==> harbor <==
## CED
module  CED(
	input  clk,
	input  rst,
	input  enable,
	output reg ird,
	input  [7:0] idata,	
	output reg [13:0] iaddr,
	output reg cwr_mag_0,
	output reg [12:0] cdata_mag_wr0,
	output reg crd_mag_0,
	input  [12:0] cdata_mag_rd0,
	output reg [13:0] caddr_mag_0,
	output reg cwr_ang_0,
	output reg [12:0] cdata_ang_wr0,
	output reg crd_ang_0,
	input  [12:0] cdata_ang_rd0,
	output reg [13:0] caddr_ang_0,
	output reg cwr1,
	output reg [12:0] cdata_wr1,
	output reg crd1,
	input  [12:0] cdata_rd1,
	output reg [13:0] caddr_1,
	output reg cwr2,
	output reg [12:0] cdata_wr2,
	output reg [13:0] caddr_2,
	output reg done
);
reg [5:0] state,next_state,i;
reg [7:0] Grayscale_temp[0:8];
reg signed [12:0] magnitude_L0[0:8];
reg [12:0] angle_L0[0:8];
reg signed [12:0] Gx,Gy,magnitude;
reg signed [12:0] Gx_abs,Gy_abs;
reg [15:0] n,j;
reg [12:0]angle;
reg signed[28:0] Gy_temp,angle_tmp, Gy_temp1;
parameter INIT=5'd0,GRAYSCALE_ADDR=5'd1,WAIT=5'd2,GRAYSCALE_DATA=5'd3,
          LAYER0=5'd4,INIT1=5'd5,LAYER1_ADDR=5'd6,WAIT1=5'd7,LAYER1_DATA=5'd8,
		  LAYER1_DATA1=5'd9,NMS=5'd10,INIT2=5'd11,LAYER2_ADDR=5'd12,
		  WAIT2=5'd13,LAYER2_DATA=5'd14,LAYER2_DATA1=5'd15,HT=5'd16,FINISHED=5'd17;
always @(posedge clk or posedge rst ) begin
  if(rst) state<=INIT;
  else state<=next_state;
end
always @(*) begin
	case (state)
		INIT:begin
		  next_state=(enable)?GRAYSCALE_ADDR:INIT;
		end 
		GRAYSCALE_ADDR:begin
		  next_state=WAIT;
		end
        WAIT:begin
		   next_state=GRAYSCALE_DATA;
		end
        GRAYSCALE_DATA:begin
  ...
Settings: LEC_CHECK=0, ABC_AREA=1, CAP_MARGIN=20, CORE_MARGIN=2, CORE_UTILIZATION=72, CTS_CLUSTER_DIAMETER=99, CTS_CLUSTER_SIZE=76, GPL_ROUTABILITY_DRIVEN=0, PLACE_DENSITY=0.35, SLEW_MARGIN=20; clock period 56.8 ns.
run.sh (not shown) runs the stock make flow with config.mk's settings and CLKGATE_MAP_FILE=.
==> willow: changes against harbor <==
CAP_MARGIN = 40   (was 20)
CELL_PAD_IN_SITES_DETAIL_PLACEMENT = 0   (was default)
CORE_UTILIZATION = 70   (was 72)
CTS_CLUSTER_DIAMETER = default   (was 99)
CTS_CLUSTER_SIZE = 40   (was 76)
GPL_TIMING_DRIVEN = 1   (was default)
PLACE_DENSITY = default   (was 0.35)
SETUP_SLACK_MARGIN = -0.37   (was default)
SLEW_MARGIN = 10   (was 20)
TNS_END_PERCENT = 55   (was default)
==> flow/constraint.sdc (replaced) <==
create_clock -name core_clock -period 76.6 [get_ports {clk}]
set_input_delay 15.3200 -clock core_clock [delete_from_list [all_inputs] [get_ports {clk}]]
set_output_delay 15.3200 -clock core_clock [all_outputs]
set_load 0.01 [all_outputs]
==> qor summary <==
|  | harbor | willow |
|---|---|---|
| Horiz. Die Dim | 270.8 µm | 274.6 µm |
| Multiplexer share of the synthesized area | 0.1367% | 0.1367% |
| Floorplan row count | 97 | 99 |
| Core Area | 0.07027 mm² | 0.07271 mm² |
| Total placed instance area | 0.06671 mm² | 0.05485 mm² |
| Setup slack after placement | -13.28 ns | -2.295 ns |
| Outcome | stopped before the end | timing/DRC/antenna clean |
| Failing step | 4_1_cts | - |
| Initial Utilization | 72.94% | 70.49% |
| Number of placed instances with taps included | 10200 | 8787 |
| Post-synth ARST share | 5.202% | 5.202% |
| Half-perimeter wire length after detailed placement | 180300 µm | 122200 µm |
| Vertical extent of the die | 270.8 µm | 274.6 µm |
| Total die area | 0.07334 mm² | 0.07540 mm² |

==> run P <==
==> flow/design.v <==
`timescale 1ns/10ps
module  CED(
	input  clk,
	input  rst,
	input  enable,
	output reg ird,
	input  [7:0] idata,	
	output reg [13:0] iaddr,
	output reg cwr_mag_0,
	output reg [12:0] cdata_mag_wr0,
	output reg crd_mag_0,
	input  [12:0] cdata_mag_rd0,
	output reg [13:0] caddr_mag_0,
	output reg cwr_ang_0,
	output reg [12:0] cdata_ang_wr0,
	output reg crd_ang_0,
	input  [12:0] cdata_ang_rd0,
	output reg [13:0] caddr_ang_0,
	output reg cwr1,
	output reg [12:0] cdata_wr1,
	output reg crd1,
	input  [12:0] cdata_rd1,
	output reg [13:0] caddr_1,
	output reg cwr2,
	output reg [12:0] cdata_wr2,
	output reg [13:0] caddr_2,
	output reg done
);
reg [5:0] state,next_state,i;
reg [7:0] Grayscale_temp[0:8];
reg signed [12:0] magnitude_L0[0:8];
reg [12:0] angle_L0[0:8];
reg signed [12:0] Gx,Gy,magnitude;
reg signed [12:0] Gx_abs,Gy_abs;
reg [15:0] n,j;
reg [12:0]angle;
reg signed[28:0] Gy_temp,angle_tmp, Gy_temp1;
parameter INIT=5'd0,GRAYSCALE_ADDR=5'd1,WAIT=5'd2,GRAYSCALE_DATA=5'd3,
          LAYER0=5'd4,INIT1=5'd5,LAYER1_ADDR=5'd6,WAIT1=5'd7,LAYER1_DATA=5'd8,
		  LAYER1_DATA1=5'd9,NMS=5'd10,INIT2=5'd11,LAYER2_ADDR=5'd12,
		  WAIT2=5'd13,LAYER2_DATA=5'd14,LAYER2_DATA1=5'd15,HT=5'd16,FINISHED=5'd17;
always @(posedge clk or posedge rst ) begin
  if(rst) state<=INIT;
  else state<=next_state;
end
always @(*) begin
	case (state)
		INIT:begin
		  next_state=(enable)?GRAYSCALE_ADDR:INIT;
		end 
		GRAYSCALE_ADDR:begin
		  next_state=WAIT;
		end
        WAIT:begin
		   next_state=GRAYSCALE_DATA;
		end
        GRAYSCALE_DATA:begin
			next_state=(i>8)?LAYER0:GRAYSCALE_ADDR;  
		end
		LAYER0:begin
		   next_state=(j>15875)?INIT1:GRAYSCALE_ADDR;
		end
        INIT1:begin
          next_state=LAYER1_ADDR;
        end
        LAYER1_ADDR:begin
            next_state=WAIT1;
	    end 
        WAIT1:begin
		   if((n>0&&n<125)||(n%126==0)||(n%126==125)||(n>15750&&n<15875))next_state=LAYER1_DATA1;
		   else next_state=LAYER1_DATA;
		end
		LAYER1_DATA:begin
		  next_state=(i>8)?NMS:LAYER1_ADDR; 
		end
		LAYER1_DATA1:begin
          next_state=LAYER1_ADDR;
		end
        NMS:begin
		  next_state=(n>15875)?INIT2:LAYER1_ADDR;
		end
		INIT2:begin
		  next_state=LAYER2_ADDR;
		end
		LAYER2_ADDR:begin
		  next_state=WAIT2;
		end
		WAIT2:begin
		  if((n>0&&n<125)||(n%126==0)||(n%126==125)||(n>15750&&n<15875))next_state=LAYER2_DATA1;
		  else next_state=LAYER2_DATA;
		end
		LAYER2_DATA:begin
		  next_state=(i>8)?HT:LAYER2_ADDR; 
		end
		LAYER2_DATA1:begin
          next_state=LAYER2_ADDR;
		end
		HT:begin
		  next_state=(n>15875)?FINISHED:LAYER2_ADDR;
		end
		default:begin
		  next_state=state;
		end 
	endcase	
end
always @(posedge clk) begin
		case (state)
		INIT:begin
		  n=0;
		  i=0;
		  j=0;
		  done=0;
		  ird=0;
		  cwr_mag_0=0;
		  cwr_ang_0=0;
		  crd_mag_0=0;
		  crd_ang_0=0;
		  cwr1=0;
		  crd1=0;
		  cwr2=0;
		  angle=0;
		  angle_tmp=0;
		end 
		GRAYSCALE_ADDR:begin
		  ird=1;
		  cwr_ang_0=0;
		  cwr_mag_0=0;
		  if (i==0)iaddr=n;
		  else if(i==1)iaddr=n+1;
		  else if(i==2)iaddr=n+2;
		  else if(i==3)iaddr=n+128;
		  else if(i==4)iaddr=n+129;
		  else if(i==5)iaddr=n+130;
		  else if(i==6)iaddr=n+256;
		  else if(i==7)iaddr=n+257;
		  else iaddr=n+258; 
		end
		WAIT:begin
		  angle=0;
		  angle_tmp=0;
		end
        GRAYSCALE_DATA:begin
		  Grayscale_temp[i]=idata;
		  i=i+1;
		end
		LAYER0:begin
		  i=0;
		  ird=0;
		  cwr_ang_0=1;
		  cwr_mag_0=1;
		  n=(n%128==125)?n+3:n+1;
		  Gx=-(Grayscale_temp[0])+Grayscale_temp[2]-(Grayscale_temp[3]<<1)+
		     (Grayscale_temp[5]<<1)-Grayscale_temp[6]+Grayscale_temp[8];
		  Gy=-Grayscale_temp[0]-(Grayscale_temp[1]<<1)-Grayscale_temp[2]+
		     Grayscale_temp[6]+(Grayscale_temp[7]<<1)+Grayscale_temp[8];
          Gx_abs=(Gx[12]==1)?-Gx:Gx;
          Gy_abs=(Gy[12]==1)?-Gy:Gy;
		  magnitude=Gx_abs+Gy_abs;
          angle_tmp=(Gx!=0)?(Gy<<16)/Gx:Gx;
		  if(angle_tmp<$signed(29'h00006A09) && angle_tmp>$signed(29'h1FFF95F7))begin                         
			if (Gx!=0&&Gy==0)angle=13'h00;
			else if (Gx==0&&Gy!=0)angle=13'h5a;
			else angle=13'h00;
		  end         
		  else if(angle_tmp>$signed(29'h00006A09) && angle_tmp<$signed(29'h00026A09))angle=13'h2d;            
		  else if(angle_tmp>$signed(29'h00026A09) || angle_tmp<$signed(29'h1FFD95F7))angle=13'h5a;            
		  else angle=13'h87;
		  caddr_mag_0=j;
		  cdata_mag_wr0=magnitude;
		  caddr_ang_0=j;
          cdata_ang_wr0=angle;
		  j=j+1;
		end
        INIT1:begin
		  j=0;
		  n=0;
		  i=0;
		  cwr_ang_0=0;
		  cwr_mag_0=0;
        end
		LAYER1_ADDR:begin
		  if ((n>0&&n<125)||(n%126==0)||(n%126==125)||(n>15750&&n<15875)) begin
		    cwr1=0;
			caddr_1=n;
		  end
          else begin
		    crd_ang_0=1;
		    crd_mag_0=1;
			cwr1=0;
			if (i==0)begin
			  caddr_ang_0=j;
			  caddr_mag_0=j;
			end
		    else if(i==1)begin
			  caddr_ang_0=j+1;
			  caddr_mag_0=j+1;
			end
		    else if(i==2)begin
			  caddr_ang_0=j+2;
			  caddr_mag_0=j+2;
			end
		    else if(i==3)begin
			  caddr_ang_0=j+126;
			  caddr_mag_0=j+126;
			end
		    else if(i==4)begin
			  caddr_ang_0=j+127;
			  caddr_mag_0=j+127;
			end
		    else if(i==5)begin
			  caddr_ang_0=j+128;
			  caddr_mag_0=j+128;
			end
		    else if(i==6)begin
			  caddr_ang_0=j+252;
			  caddr_mag_0=j+252;
			end
		    else if(i==7)begin
			  caddr_ang_0=j+253;
			  caddr_mag_0=j+253;
			end
		    else begin
			  caddr_ang_0=j+254;
			  caddr_mag_0=j+254;
			end
		  end
		end
		LAYER1_DATA:begin
		  angle_L0[i]=cdata_ang_rd0;
		  magnitude_L0[i]=cdata_mag_rd0;
		  i=i+1;
		end
		LAYER1_DATA1:begin
          	cwr1=1;
			cdata_wr1=0;
			n=n+1;
		end
		NMS:begin
		  crd_ang_0=0;
		  crd_mag_0=0;
		  cwr1=1;
		  caddr_1=n;
		  if (angle_L0[4]==13'h00) begin
            cdata_wr1=(magnitude_L0[4]>=magnitude_L0[3]
			          &&magnitude_L0[4]>=magnitude_L0[5])?magnitude_L0[4]:0;			
		  end
		  else if (angle_L0[4]==13'h2d) begin
			cdata_wr1=(magnitude_L0[4]>=magnitude_L0[2]
			          &&magnitude_L0[4]>=magnitude_L0[6])?magnitude_L0[4]:0;	
		  end
          else if (angle_L0[4]==13'h5a) begin
			cdata_wr1=(magnitude_L0[4]>=magnitude_L0[1]
			          &&magnitude_L0[4]>=magnitude_L0[7])?magnitude_L0[4]:0;	
		  end
		  else begin
			cdata_wr1=(magnitude_L0[4]>=magnitude_L0[0]
			          &&magnitude_L0[4]>=magnitude_L0[8])?magnitude_L0[4]:0;
		  end
		  j=(j%126==123)?j+3:j+1;
		  n=n+1;
		  i=0;
		end
		INIT2:begin
		  j=0;
		  n=0;
		  i=0;
          cwr1=0;
		end
		LAYER2_ADDR:begin
		  if ((n>0&&n<125)||(n%126==0)||(n%126==125)||(n>15750&&n<15875)) begin
		    cwr2=0;
			caddr_2=n;
		  end
          else begin
            crd1=1;
			cwr2=0;
			if (i==0)caddr_1=j;
		    else if(i==1)caddr_1=j+1;
		    else if(i==2)caddr_1=j+2;
		    else if(i==3)caddr_1=j+126;
		    else if(i==4)caddr_1=j+127;
		    else if(i==5)caddr_1=j+128;
		    else if(i==6)caddr_1=j+252;
		    else if(i==7)caddr_1=j+253;
		    else caddr_1=j+254;
		  end
		end
		LAYER2_DATA:begin
		  magnitude_L0[i]=cdata_rd1;
		  i=i+1;
		end	
		LAYER2_DATA1:begin
          	cwr2=1;
			cdata_wr2=0;
			n=n+1;
		end
		HT:begin
          crd1=0;
		  cwr2=1;
		  caddr_2=n;
          if (magnitude_L0[4]>=13'd100)cdata_wr2=13'd255;
		  else if(magnitude_L0[4]<13'd50)cdata_wr2=13'd0;
		  else begin
			if ((magnitude_L0[0]>=13'd100)||(magnitude_L0[1]>=13'd100)||
			    (magnitude_L0[2]>=13'd100)||(magnitude_L0[3]>=13'd100)||
				(magnitude_L0[5]>=13'd100)||(magnitude_L0[6]>=13'd100)||
				(magnitude_L0[7]>=13'd100)||(magnitude_L0[8]>=13'd100)) begin
				cdata_wr2=13'd255;
			end
			else cdata_wr2=13'd0;
		  end
		  j=(j%126==123)?j+3:j+1;
		  n=n+1;
		  i=0;
		end
		FINISHED:begin
		  done=1;
		end
		default:begin
		end 
	endcase
end
endmodule
==> flow/run.sh <==
#!/bin/bash
# the make line also repeats each setting of config.mk as NAME=value (left out here)
make -C /OpenROAD-flow-scripts/flow DESIGN_CONFIG=/design/flow/config.mk WORK_HOME=/design/flow/orfs CLKGATE_MAP_FILE= finish
==> flow/config.mk <==
export PLATFORM = sky130hd
export DESIGN_NAME = CED
export DESIGN_NICKNAME = CED
export VERILOG_FILES = /design/flow/design.v
export SDC_FILE = /design/flow/constraint.sdc
export NUM_CORES = 4
export LEC_CHECK = 0
export ABC_AREA = 1
export CAP_MARGIN = 40
export CELL_PAD_IN_SITES_DETAIL_PLACEMENT = 0
export CORE_MARGIN = 9
export CORE_UTILIZATION = 72
export CTS_CLUSTER_DIAMETER = 220
export CTS_CLUSTER_SIZE = 99
export GPL_ROUTABILITY_DRIVEN = 0
export GPL_TIMING_DRIVEN = 1
export PLACE_DENSITY = 0.39
export SETUP_SLACK_MARGIN = 2.92
export SLEW_MARGIN = 10
export TNS_END_PERCENT = 55
==> flow/constraint.sdc <==
create_clock -name core_clock -period 16.8 [get_ports {clk}]
set_input_delay 3.3600 -clock core_clock [delete_from_list [all_inputs] [get_ports {clk}]]
set_output_delay 3.3600 -clock core_clock [all_outputs]
set_load 0.01 [all_outputs]
==> run A: changes against run P <==
Settings changed: ABC_AREA 1 to default, CAP_MARGIN 40 to 20, CELL_PAD_IN_SITES_DETAIL_PLACEMENT 0 to default, CORE_MARGIN 9 to 2, CORE_UTILIZATION 72 to 40, CTS_CLUSTER_DIAMETER 220 to default, CTS_CLUSTER_SIZE 99 to default, GPL_ROUTABILITY_DRIVEN 0 to default, GPL_TIMING_DRIVEN 1 to default, PLACE_DENSITY 0.39 to 0.6, SETUP_SLACK_MARGIN 2.92 to default, SLEW_MARGIN 10 to 20, TNS_END_PERCENT 55 to default.
==> flow/constraint.sdc (replaced) <==
create_clock -name core_clock -period 111.0 [get_ports {clk}]
set_input_delay 22.2000 -clock core_clock [delete_from_list [all_inputs] [get_ports {clk}]]
set_output_delay 22.2000 -clock core_clock [all_outputs]
set_load 0.01 [all_outputs]
==> results <==
quantity                                                                      run A                 run P
Outcome                                                     complete, no violations        did not finish
Failing step                                                                      -  clock tree synthesis
AND/OR/NAND/NOR Cells, Area Fraction                                          21.4%                 28.5%
Cell Type Count                                                                 123                    85
Area of the mapped netlist                                              51800 sq um           51300 sq um
CORE AREA                                                              128000 sq um           70300 sq um
Sequential-to-total area share from yosys stat                                19.9%                 20.1%
Vertical die dimension                                                  364 microns           285 microns
DP Wirelength                                                        138000 microns        186000 microns
Area of the synthesized netlist per yosys stat                          51800 sq um           51300 sq um
Share of Yosys cell area claimed by the top area cell type                    19.0%                 19.2%
Per-instance average area after synthesis                                7.87 sq um            6.76 sq um
Yosys cell count                                                               6576                  7577
Post-place setup slack                                                     17.89 ns             -54.18 ns
AO/OA Area Share                                                              26.1%                 15.7%
Horizontal die dimension                                                364 microns           285 microns
